// my_chip
module my_chip (
    input logic [11:0] io_in,  
    output logic [11:0] io_out,  
    input logic clock,
    input logic reset  
);
    ChipInterface #(.FRE(25000)) chipInterface_inst(
        .clock(clock),
        .confirm(io_in[0]),
        .clear(io_in[1]),
        .algorithm_select_mode(io_in[2]),
        .reset(reset),
        .enter0(io_in[3]), 
        .enter1(io_in[4]),
        .led(io_out[5:0])
    );
    assign io_out[11:6] = 6'b0;
endmodule
For scale: about 1300 cells after synthesis, ~150 flip-flops, roughly 26 I/O pins, about 0.010 mm2 of cells after synthesis.
==> flow/config.mk <==
export PLATFORM = sky130hd
export DESIGN_NAME = my_chip
export DESIGN_NICKNAME = my_chip
export VERILOG_FILES = /design/flow/design.v
export SDC_FILE = /design/flow/constraint.sdc
export NUM_CORES = 4
export LEC_CHECK = 0
export ABC_AREA = 1
export CAP_MARGIN = 20
export CORE_MARGIN = 2
export CORE_UTILIZATION = 72
export CTS_CLUSTER_DIAMETER = 25
export CTS_CLUSTER_SIZE = 68
export PLACE_DENSITY_LB_ADDON = 0.12
export SETUP_SLACK_MARGIN = 0.48
export SLEW_MARGIN = 20
==> flow/constraint.sdc <==
create_clock -name core_clock -period 2.55 [get_ports {clock}]
set_input_delay 0.5100 -clock core_clock [delete_from_list [all_inputs] [get_ports {clock}]]
set_output_delay 0.5100 -clock core_clock [all_outputs]
set_load 0.01 [all_outputs]
run.sh (not shown) runs the stock make flow with config.mk's settings and CLKGATE_MAP_FILE=.
The first run completed and failed the layout checks on setup timing.
Next try:
- CTS_CLUSTER_DIAMETER: 25 -> not set
- CTS_CLUSTER_SIZE: 68 -> not set
- PLACE_DENSITY: not set -> 0.37
- PLACE_DENSITY_LB_ADDON: 0.12 -> not set
- SETUP_SLACK_MARGIN: 0.48 -> not set
- clock period: 2.55 -> 2.59 ns (I/O delays scaled with it)
The new run completed and failed the layout checks on setup timing.
Routed wire length is lower by 6.0%.
Non-clock buffer count is lower by 25.
Sequential power is lower by about 2%.
Fmax is higher by 0.74%.
Final area is lower by 5.0%.
Next try:
- ABC_AREA: 1 -> not set
- CORE_UTILIZATION: 72 -> 40
- PLACE_DENSITY: 0.37 -> not set
- clock period: 2.59 -> 10.0 ns (I/O delays scaled with it)
What happened: With this change the flow produced a clean layout; final cell count drops by 16%; flip-flop count does not change; synthesized cell count drops by 24%; via count drops by 26%.
Next try:
- ABC_AREA: not set -> 1
- CORE_MARGIN: 2 -> 3
- CTS_CLUSTER_SIZE: not set -> 13
- MAX_ROUTING_LAYER: not set -> met5
=>
- The new run finished clean
- combinational power came out lower by 11%
- power came out lower by 4.2%
- synthesized cell count came out higher by 31%
- synthesized area came out higher by 7.4%
- die size came out higher by 9.9%
- global-route usage came out higher by 1.8 points

* * *

== oak ==
Starting RTL as in the previous note.
clock: 5.98 ns
lec_check: 0
abc_area: 0
cap_margin: 20
cell_pad_in_sites_detail_placement: 0
core_aspect_ratio: 0.91
core_margin: 2
core_utilization: 58
max_routing_layer: met4
place_density: 0.51
setup_slack_margin: -0.33
slew_margin: 20
tns_end_percent: 45
--- input diff oak..pine ---
- CORE_ASPECT_RATIO removed (was 0.91)
- ABC_AREA removed (was 0)
- PLACE_DENSITY removed (was 0.51)
- TNS_END_PERCENT removed (was 45)
- CORE_UTILIZATION changed from 58 to 40
- SETUP_SLACK_MARGIN removed (was -0.33)
- MAX_ROUTING_LAYER removed (was met4)
- CELL_PAD_IN_SITES_DETAIL_PLACEMENT removed (was 0)
- the clock period (ns, I/O delays scaled along) changed from 5.98 to 7.26
[summary]
pine: done, clean on timing, DRC and antenna. pine vs oak: non-clock buffer instance count of the final layout down in pine. The finished layout cell area reported for pine is greater than that of oak by about 0.64%. Re effective utilization at floorplan: oak and pine aren't equal, and the higher value belongs to oak.
### pine -> birch
- swapping 40 for 69 in CORE_UTILIZATION
- swapping 7.26 for 4.42 in the clock period (ns, I/O delays scaled along)
==> comparison <==
Routed wire length: birch higher than pine
Of birch and pine, birch shows the higher global-route usage, with pine below it.
Via count of the routed design in birch is about 4% higher than in pine
Summary of birch over pine: area growth from synthesis to layout went down, setup slack of the critical path after layout went down.
What maple does differently from birch at the input level:
- swapping 69 for 72 in CORE_UTILIZATION
- putting CTS_CLUSTER_SIZE at 97 where nothing was set
- putting ABC_AREA at 1 where nothing was set
- swapping 4.42 for 2.45 in the clock period (ns, I/O delays scaled along)
==> results <==
- Ran to the end and failed final checks on setup timing: maple.
- maple vs. birch: count of cells along the worst register-to-register path increased 4, final-report setup violation count increased 9, worst stage delay on the critical path increased 100 ps, chip area from the yosys synthesis statistics increased 7.4%.
- Higher fraction of standard cell area that is sequential goes to birch over maple.
- Hold slack across maple and birch: no real change.
- [compare] base=birch new=maple: count of different cell masters after synthesis went down by 29%; synthesized area per cell went down by 18%.
## Diff of input files: cedar against maple
- CTS_CLUSTER_SIZE: 97 -> unset
- ABC_AREA: 1 -> unset
- the clock period (ns, I/O delays scaled along): 2.45 -> 4.25
Notes after the runs:
- [compare] base=maple new=cedar: routability congestion estimate from global placement dropped 0.060; worst hold margin barely changed; adder-cell share of the synthesized area climbed 0.79 points; tally of clock buffers in the finished layout climbed 3; fmax dropped 8.7%.
- Between cedar and maple, total placed instance area is higher for maple, cedar comes in under that.
- | post-cts sizing count | higher: maple |
- Placed wire-length estimate after detailed placement for cedar: 4.9 mm down relative to maple
- NOTE: logic gate fraction of the total cell area in cedar exceeds that of maple
- From the logs: maple reached the end of the flow and failed the layout checks with setup timing.
- cedar: flow completed, timing, DRC and antenna clean

* * *

## alpha
Starting RTL as in the previous note.
// my_chip
module my_chip (
    input logic [11:0] io_in,  
    output logic [11:0] io_out,  
    input logic clock,
    input logic reset  
);
    ChipInterface #(.FRE(25000)) chipInterface_inst(
        .clock(clock),
        .confirm(io_in[0]),
        .clear(io_in[1]),
        .algorithm_select_mode(io_in[2]),
        .reset(reset),
        .enter0(io_in[3]), 
        .enter1(io_in[4]),
        .led(io_out[5:0])
    );
    assign io_out[11:6] = 6'b0;
endmodule
export LEC_CHECK = 0
export CAP_MARGIN = 5
export CORE_ASPECT_RATIO = 0.94
export CORE_MARGIN = 2
export CORE_UTILIZATION = 72
export CTS_CLUSTER_DIAMETER = 130
export CTS_CLUSTER_SIZE = 81
export PLACE_DENSITY = 0.65
export SETUP_SLACK_MARGIN = 1.65
export SLEW_MARGIN = 20
create_clock -name core_clock -period 6.51 [get_ports {clock}]
Both conditions hold for alpha: the flow ran to the end and the final layout passed the timing, design-rule and antenna checks.
Input changes introduced in beta (baseline for comparison: alpha):
- a deleted SETUP_SLACK_MARGIN that had been 1.65
- a change of CAP_MARGIN from 5 to 20
- a deleted PLACE_DENSITY that had been 0.65
- a deleted CTS_CLUSTER_SIZE that had been 81
- a deleted CTS_CLUSTER_DIAMETER that had been 130
- a deleted CORE_ASPECT_RATIO that had been 0.94
- a change of CORE_UTILIZATION from 72 to 18
- a change of the clock period (ns, I/O delays scaled along) from 6.51 to 15.3
--- outcome ---
- Looking at the reports, beta completed the entire flow and the layout it produced met the timing, design-rule and antenna checks.
- alpha finished every stage and its layout cleared the timing, design-rule and antenna checks.
- Wire length of the first global-routing pass is lower on alpha
- In beta, the sequential share of layout area came out 2.0 points below the value in alpha.
- Diff alpha -> beta: floorplan row count rose by 44; share of the cycle needed by the critical path after routing fell by 39 points.
Modified inputs, gamma compared to beta
- putting CORE_ASPECT_RATIO at 1.33 where nothing was set
- putting ABC_AREA at 1 where nothing was set
- swapping 18 for 72 in CORE_UTILIZATION
- swapping 15.3 for 2.45 in the clock period (ns, I/O delays scaled along)
[compare] base=beta new=gamma: utilization now larger, final critical-path setup slack saw a decrease, number of nets in the layout now sits higher.
beta: full flow OK, the timing, design-rule and antenna checks passed
The flow for gamma finished, though final verification flagged setup timing.
Modified inputs, delta compared to gamma
- setting PLACE_DENSITY_LB_ADDON to 0.3 for the first time
- changing SLEW_MARGIN from 20 to 0
- changing CORE_ASPECT_RATIO from 1.33 to 0.5
- setting SETUP_SLACK_MARGIN to 0.15 for the first time
- setting CTS_CLUSTER_DIAMETER to 397 for the first time
- changing CAP_MARGIN from 20 to 40
- setting CTS_CLUSTER_SIZE to 97 for the first time
Notes after the runs:
STATUS run=delta STAGES=ALL_DONE FINAL_CHECKS=FAILED CAUSE=setup timing
Measured against gamma, the routed wire length of delta comes out at 1.12 times the reference value.
Compared with gamma, delta shows a higher post-route cell area.
Sequential share of layout area down 0.29 points in delta wrt gamma
Of delta and gamma, it is delta that has the lower fraction of area in clock buffers and inverters.
The following lists how epsilon was set up differently from delta:
- a change of CAP_MARGIN from 40 to 20
- an added TNS_END_PERCENT of 5
- a deleted CORE_ASPECT_RATIO that had been 0.5
- a change of SETUP_SLACK_MARGIN from 0.15 to 0.51
- a change of SLEW_MARGIN from 0 to 20
- a deleted CTS_CLUSTER_SIZE that had been 97
- a deleted CTS_CLUSTER_DIAMETER that had been 397
- a deleted PLACE_DENSITY_LB_ADDON that had been 0.3
- a change of the clock period (ns, I/O delays scaled along) from 2.45 to 2.59
Notes after the runs:
- epsilon: all stages done; final checks FAILED (setup timing).
- Taking epsilon over delta, the non-clock buffer count ratio works out to 0.77.
- First-iteration DRC count went down by more than a quarter going from delta to epsilon.
- In the tables for epsilon and delta, total routing resource utilization after global routing reads lower with epsilon.

* * *

amber:
my_chip again, from the RTL that the note above started with.
Design my_chip, start of the top module:
module my_chip (
    input logic [11:0] io_in,  
    output logic [11:0] io_out,  
    input logic clock,
    input logic reset  
);
==> flow/config.mk <==
export PLATFORM = sky130hd
export DESIGN_NAME = my_chip
export DESIGN_NICKNAME = my_chip
export VERILOG_FILES = /design/flow/design.v
export SDC_FILE = /design/flow/constraint.sdc
export NUM_CORES = 4
export LEC_CHECK = 0
export CAP_MARGIN = 20
export CELL_PAD_IN_SITES_DETAIL_PLACEMENT = 1
export CELL_PAD_IN_SITES_GLOBAL_PLACEMENT = 3
export CORE_MARGIN = 9
export CORE_UTILIZATION = 21
export CTS_CLUSTER_DIAMETER = 50
export CTS_CLUSTER_SIZE = 49
export GPL_ROUTABILITY_DRIVEN = 0
export MAX_ROUTING_LAYER = met4
export MIN_ROUTING_LAYER = met2
export PLACE_DENSITY_LB_ADDON = 0.02
export SLEW_MARGIN = 20
==> flow/constraint.sdc <==
create_clock -name core_clock -period 4.42 [get_ports {clock}]
set_input_delay 0.8840 -clock core_clock [delete_from_list [all_inputs] [get_ports {clock}]]
set_output_delay 0.8840 -clock core_clock [all_outputs]
set_load 0.01 [all_outputs]
Relative to amber, the following input files were edited for zinc:
- clearing CELL_PAD_IN_SITES_DETAIL_PLACEMENT, which used to be 1
- clearing CTS_CLUSTER_DIAMETER, which used to be 50
- clearing GPL_ROUTABILITY_DRIVEN, which used to be 0
- clearing MIN_ROUTING_LAYER, which used to be met2
- swapping 9 for 2 in CORE_MARGIN
- clearing MAX_ROUTING_LAYER, which used to be met4
- swapping 49 for 96 in CTS_CLUSTER_SIZE
- swapping 21 for 67 in CORE_UTILIZATION
- clearing CELL_PAD_IN_SITES_GLOBAL_PLACEMENT, which used to be 3
- clearing PLACE_DENSITY_LB_ADDON, which used to be 0.02
- putting ABC_AREA at 1 where nothing was set
- swapping 4.42 for 15.3 in the clock period (ns, I/O delays scaled along)
Results
- Setup slack of the critical path after layout: amber and zinc compared, higher one is zinc
- A classification of the worst setup path of in2async is what zinc shows, while reg2reg belongs to amber.
- amber → zinc: number of logic inverters in the finished layout higher, number of library cell types mapped by synthesis now smaller, number of core rows down about 40%, pre-placement core utilization has increased.
- Taking amber as the reference, in zinc final-layout clock-cell area share went up, wire length after detailed routing went down.
The inputs of pepper differ from those of zinc as listed below.
- putting CTS_CLUSTER_DIAMETER at 399 where nothing was set
- clearing CTS_CLUSTER_SIZE, which used to be 96
- swapping 67 for 72 in CORE_UTILIZATION
- swapping 15.3 for 2.45 in the clock period (ns, I/O delays scaled along)
Results
Of zinc and pepper, only zinc finishes the flow clean. In pepper the implementation ran to completion but is not tape-out ready, as the final checks report setup timing. Summary: switching component of the power, pepper worse than zinc. First-iteration DRC count (higher): pepper. Transition time at the pin with the least slew margin up 0.19 ns in pepper wrt zinc. Going from zinc to pepper, the post-synthesis to final-layout area growth was found to have gone up by 7.4 points.
> inputs changed (pepper -> xenon)
- removing CTS_CLUSTER_DIAMETER (formerly 399)
- setting TNS_END_PERCENT to 5 for the first time
- setting SETUP_SLACK_MARGIN to -0.26 for the first time
- changing the clock period (ns, I/O delays scaled along) from 2.45 to 2.59
==> comparison <==
To summarise xenon: no stage aborted, but the layout did not pass its checks, failing on setup timing.
The placed standard-cell area number comes out lower for xenon vs pepper.
Detailed-routing wirelength on met1: xenon vs pepper — no meaningful difference
Between xenon and pepper, the worst-case clock skew does not differ in any meaningful way.
Changes observed in xenon relative to pepper: design area down 2.5%; total power consumption of the routed design dropped 6.8%.
Of pepper and xenon, xenon shows the higher final hold slack, with pepper below it.
Core utilization came out lower on xenon than on pepper.
~same residual antenna-violating net count after detailed routing in pepper and xenon
The wire length after detailed routing of xenon falls short of that of pepper by about 8%.
Share of the final layout cell area in sequential cells sits higher in xenon than in pepper.

* * *

## build 6
Starting RTL as in the previous note.
Settings: LEC_CHECK=0, ABC_AREA=1, CAP_MARGIN=20, CORE_ASPECT_RATIO=1.39, CORE_MARGIN=2, CORE_UTILIZATION=72, CTS_CLUSTER_DIAMETER=346, CTS_CLUSTER_SIZE=11, HOLD_SLACK_MARGIN=0.3, PLACE_DENSITY=0.37, SETUP_SLACK_MARGIN=1.02, SLEW_MARGIN=40, TNS_END_PERCENT=5; clock period 6.48 ns.
Build 6 went all the way through synthesis, placement and routing and the layout is clean on timing, DRC and antenna.
Edits applied to the flow inputs when going from build 6 to build 50:
- SETUP_SLACK_MARGIN no longer set, was 1.02
- PLACE_DENSITY no longer set, was 0.37
- CORE_ASPECT_RATIO no longer set, was 1.39
- ABC_AREA no longer set, was 1
- TNS_END_PERCENT no longer set, was 5
- HOLD_SLACK_MARGIN no longer set, was 0.3
- SLEW_MARGIN now 20, was 40
- CTS_CLUSTER_SIZE no longer set, was 11
- CTS_CLUSTER_DIAMETER no longer set, was 346
- the clock period (ns, I/O delays scaled along) now 2.59, was 6.48
Notes after the runs:
- The flow for build 50 finished, though final verification flagged setup timing.
- Build 6 has a lower detailed-routed wire length on met3 than build 50.
- Area fraction in xor and xnor cells on build 50 is up relative to build 6.
- From build 6 to build 50 the numbers moved as follows: net switching share of the total power has increased, average via count per standard cell has increased, summed standard-cell area reported by yosys has decreased, register area share after synthesis has increased, overall die height has decreased.
- Build 50 vs. build 6: wire length after detailed routing has decreased; number of clock sinks shows no meaningful change; pin count of the biggest net entering global routing lost 6.5%; part of the total power dissipated in combinational logic went up 0.4 points.
[inputs] build 80 vs build 50
- an added ABC_AREA of 1
- an added CTS_CLUSTER_SIZE of 68
- an added CTS_CLUSTER_DIAMETER of 227
- a change of the clock period (ns, I/O delays scaled along) from 2.59 to 2.55
==> results <==
| build 80 | all stages done | FAIL | setup timing |
Total met3 wirelength after detailed routing (build 80 over build 50): increase, 1.4 mm
Looking only at cell area after placement, and setting everything else aside, the lower value of build 80 and build 50 goes to build 50.
Delta (build 80 minus build 50): overall global routing resource usage moved up, global-route wire length before repair rose about 24%, maximum frequency flat, count of filler cells inserted in the layout went up by 8.6%, compound-gate portion of the synthesized area -5.7 points.
Sort build 80 and build 50 by synthesized area asc -> top: build 50
Build 50 → build 80: post-synthesis share of cell area spent on and, or, nand and nor gates rose by 7.4 points, count of unresolved DRC violations after routing stayed essentially flat, horizontal die dimension rose by 4.2 um.
### build 80 -> build 71
- setting PLACE_DENSITY to 0.35 for the first time
- setting SETUP_SLACK_MARGIN to 0.44 for the first time
- changing CTS_CLUSTER_DIAMETER from 227 to 25
- changing the clock period (ns, I/O delays scaled along) from 2.55 to 3.52
Findings:
Build 80 has a higher wire length on met2 than build 71.
Higher required time reported for the critical path endpoint among build 71 and build 80: build 71
Changes observed in build 71 relative to build 80: final area decreased 4.0%; peak fanout along the critical path went down by 1; relative contribution of the clock network to total power went down by 1.2 points; worst-case setup margin in the final layout increased 0.93 ns.
The layout from build 71, despite a flow that completed every stage, fails the layout checks, with the failing checks listed as setup timing.
Power is estimated from default activity; no workload was simulated.
